==> yarrow: inputs <==
Design processor_main, start of the top module:
module processor_main(
		input  clk, reset_n,                       
		input  [31:0] dmem_datain, 
		input  [31:0] imem_data,                   
		output [31:0] dmem_addr, dmem_dataout, PC,
		output dmem_rw, io_rw
   );
	reg [31:0] PFD_PC, PDE_PC, PEM_PC, PMW_PC, PFD_INST, PDE_IMM, PDE_RS1, PDE_RS2, PEM_RS2, PEM_PCADDIMM, PMW_PCADDIMM, PEM_ALUOUT, 
				  PEM_CALOUT, PMW_CALOUT, PMW_DOUT;				  
	reg [2:0] PDE_F3;
	reg PDE_F7, PDE_CTRL_MEMWRITE, PEM_CTRL_MEMWRITE, PDE_CTRL_REGWRITE, PEM_CTRL_REGWRITE, PMW_CTRL_REGWRITE, PDE_CTRL_ALUSRC, 
		 PDE_CRTL_IMMTOREG, PEM_BRANCHFLAG, PFD_TAKENFLAG, PDE_TAKENFLAG, PEM_TAKENFLAG;
	reg [1:0] PDE_CTRL_ALUOP, PDE_CTRL_BRANCH, PDE_CTRL_REGWRITESEL, PEM_CTRL_BRANCH, PEM_CTRL_REGWRITESEL, PMW_CTRL_REGWRITESEL;
	reg [4:0] PDE_RDA, PEM_RDA, PMW_RDA;
	wire STALL, PFD_FLUSH, PDE_FLUSH, TAKENFLAG;
	assign PC = PFD_PC;
	wire ALU_BRANCHFLAG, ALU_BRANCHFLAG_int;	
	assign ALU_BRANCHFLAG = (PEM_PC == 32'b0) ? 1'b0 : ALU_BRANCHFLAG_int;
   wire [31:0] next_instruction, PCADD4;     
   wire [31:0] inst;                 
	wire [31:0] data_rs1;
	wire [31:0] data_rs2, ALU_OUT, PCADDIMM;
	wire [31:0] REALBRANCH;
	assign REALBRANCH = ({(PDE_CTRL_BRANCH[1] & ALU_BRANCHFLAG), PDE_CTRL_BRANCH[0]} == 2'b00) ? PDE_PC :
							  ({(PDE_CTRL_BRANCH[1] & ALU_BRANCHFLAG), PDE_CTRL_BRANCH[0]} == 2'b01) ? PDE_PC :
							  ({(PDE_CTRL_BRANCH[1] & ALU_BRANCHFLAG), PDE_CTRL_BRANCH[0]} == 2'b10) ? ALU_OUT : PCADDIMM;
	add pcadd4(.A(PFD_PC), .B(32'd4), .CIN(1'b0), .OF(), .SUM(PCADD4));
	wire [31:0] NEXTPREDICTED;
	assign NEXTPREDICTED = PCADD4;	 
	assign TAKENFLAG = 1'b0;  
	assign next_instruction = (ALU_BRANCHFLAG ^ PDE_TAKENFLAG) ? REALBRANCH : NEXTPREDICTED;
	assign PFD_FLUSH = ALU_BRANCHFLAG ^ PDE_TAKENFLAG;
	assign PDE_FLUSH = ALU_BRANCHFLAG ^ PDE_TAKENFLAG;
   assign inst = imem_data;
	wire CTRL_MEMWRITE, CTRL_ALUSRC, CTRL_REGWRITE, CRTL_IMMTOREG;
  ...
Settings: LEC_CHECK=0, CAP_MARGIN=0, CORE_MARGIN=2, CORE_UTILIZATION=70, CTS_CLUSTER_DIAMETER=34, CTS_CLUSTER_SIZE=21, HOLD_SLACK_MARGIN=-0.09, MAX_ROUTING_LAYER=met4, SETUP_SLACK_MARGIN=0.99, SLEW_MARGIN=20; clock period 7.11 ns.
run.sh (not shown) runs the stock make flow with config.mk's settings and CLKGATE_MAP_FILE=.
==> inputs of raven, as changes to yarrow <==
Settings changed: CAP_MARGIN 0 to 20, CORE_UTILIZATION 70 to 9, CTS_CLUSTER_DIAMETER 34 to unset, CTS_CLUSTER_SIZE 21 to unset, HOLD_SLACK_MARGIN -0.09 to unset, MAX_ROUTING_LAYER met4 to unset, SETUP_SLACK_MARGIN 0.99 to unset.
==> flow/constraint.sdc (replaced) <==
create_clock -name core_clock -period 17.5 [get_ports {clk}]
set_input_delay 3.5000 -clock core_clock [delete_from_list [all_inputs] [get_ports {clk}]]
set_output_delay 3.5000 -clock core_clock [all_outputs]
set_load 0.01 [all_outputs]
==> inputs of amber, as changes to yarrow <==
Settings changed: CAP_MARGIN 0 to 20, CORE_ASPECT_RATIO set to 1.16, CORE_UTILIZATION 70 to 58, CTS_CLUSTER_DIAMETER 34 to unset, CTS_CLUSTER_SIZE 21 to 12, HOLD_SLACK_MARGIN -0.09 to unset, MAX_ROUTING_LAYER met4 to unset, PLACE_DENSITY set to 0.64, SETUP_SLACK_MARGIN 0.99 to unset, TNS_END_PERCENT set to 95.
==> flow/constraint.sdc (replaced) <==
create_clock -name core_clock -period 13.9 [get_ports {clk}]
set_input_delay 2.7800 -clock core_clock [delete_from_list [all_inputs] [get_ports {clk}]]
set_output_delay 2.7800 -clock core_clock [all_outputs]
set_load 0.01 [all_outputs]
==> results <==
quantity                                                         raven                  yarrow           amber
Run status                                              finished clean  stopped before the end  finished clean
Last stage reached                                                   -          global routing               -
Fraction of area in multi-input gates                            0.317                       -           0.362
Number of cells on the worst reg-to-reg path                         2                       -              29
Net switching share of the total power                           0.324                       -           0.324
Floorplan die width                                        934 microns             338 microns     344 microns
Critical Path Start                            PMW_CTRL_REGWRITESEL[0]                       -       PDE_F3[2]
Combinational gate area                                   0.0330 sq mm                       -    0.0330 sq mm
Seq Cell Count                                                    1545                       -            1545
Detailed-routing wirelength on met1                     117000 microns                       -   98900 microns
Post-placement setup slack                                     5.80 ns               -0.161 ns         3.87 ns
Fin. Hold Viols                                                      0                       -               0
Path class of the lowest-slack min-delay path               reg -> reg                       -      reg -> reg
CP bufs+invs                                                         1                       -               5
Number of cells on the worst hold path                               0                       -               0
Util after Layout                                                0.121                       -           0.684
Placeable Area                                             0.862 sq mm             0.111 sq mm     0.133 sq mm
Clock network contribution to total cell area                   0.0940                       -          0.0984
Leak Pwr                                                       37.3 nW                       -         36.9 nW
FF+latch area                                             0.0435 sq mm                       -    0.0435 sq mm
Post-CTS Setup Inserts                                               0                      41               0
Number of warnings the tools reported                             1068                       -            1078


==> trial 30: inputs <==
Starting RTL as in the previous note.
clock: 12.3 ns
lec_check: 0
cap_margin: 35
core_margin: 2
core_utilization: 32
cts_cluster_size: 85
gpl_routability_driven: 1
gpl_timing_driven: 1
max_routing_layer: met5
place_density_lb_addon: 0.03
slew_margin: 40
==> inputs of trial 44, as changes to trial 30 <==
==> flow/config.mk (replaced) <==
export PLATFORM = sky130hd
export DESIGN_NAME = processor_main
export DESIGN_NICKNAME = processor_main
export VERILOG_FILES = /design/flow/design.v
export SDC_FILE = /design/flow/constraint.sdc
export NUM_CORES = 4
export LEC_CHECK = 0
export CAP_MARGIN = 25
export CORE_ASPECT_RATIO = 1.34
export CORE_MARGIN = 2
export CORE_UTILIZATION = 23
export SETUP_SLACK_MARGIN = -0.58
export SLEW_MARGIN = 40
export TNS_END_PERCENT = 45
==> flow/constraint.sdc (replaced) <==
create_clock -name core_clock -period 11.0 [get_ports {clk}]
set_input_delay 2.2000 -clock core_clock [delete_from_list [all_inputs] [get_ports {clk}]]
set_output_delay 2.2000 -clock core_clock [all_outputs]
set_load 0.01 [all_outputs]
==> results <==
Internal portion of total power: trial 44 11.3 mW; trial 30 10.8 mW
Pin count of the biggest net entering global routing: trial 44 140; trial 30 131
Core utilization of the finished layout: trial 44 0.285; trial 30 0.393
Fin worst setup slack: trial 44 1.32 ns; trial 30 2.02 ns
First-pass GRT wire length: trial 44 440000 um; trial 30 471000 um
Core box area: trial 44 337000 sq um; trial 30 243000 sq um
Critical Path Sink: trial 44 PFD_PC[26]; trial 30 PDE_RS1[22]
Static power due to leakage: trial 44 37.6 nW; trial 30 38.0 nW
Minimum setup slack among reg-to-reg paths: trial 44 1.32 ns; trial 30 2.02 ns
Final critical path time including I/O delays and setup: trial 44 9.68 ns; trial 30 10.28 ns
Latest clock arrival within the worst-skew pair: trial 44 0.88 ns; trial 30 0.84 ns
Outcome: trial 44 timing/DRC/antenna clean; trial 30 timing/DRC/antenna clean
Clock buffers and inverters, area share: trial 44 0.0954; trial 30 0.108
Pre-placement core utilization: trial 44 0.231; trial 30 0.321
Reg area: trial 44 43500 sq um; trial 30 43500 sq um
Via count of the routed design: trial 44 56300; trial 30 55700
Final WL: trial 44 318000 um; trial 30 345000 um
Max stage delay on crit path: trial 44 0.75 ns; trial 30 0.88 ns
Routed wire per std cell: trial 44 28.9 um; trial 30 35.3 um
Worst-path clk slew: trial 44 0.07 ns; trial 30 0.06 ns
CLK BUF: trial 44 183; trial 30 221
Data required time at the worst endpoint: trial 44 11.70 ns; trial 30 12.96 ns
Power is estimated from default activity; no workload was simulated.
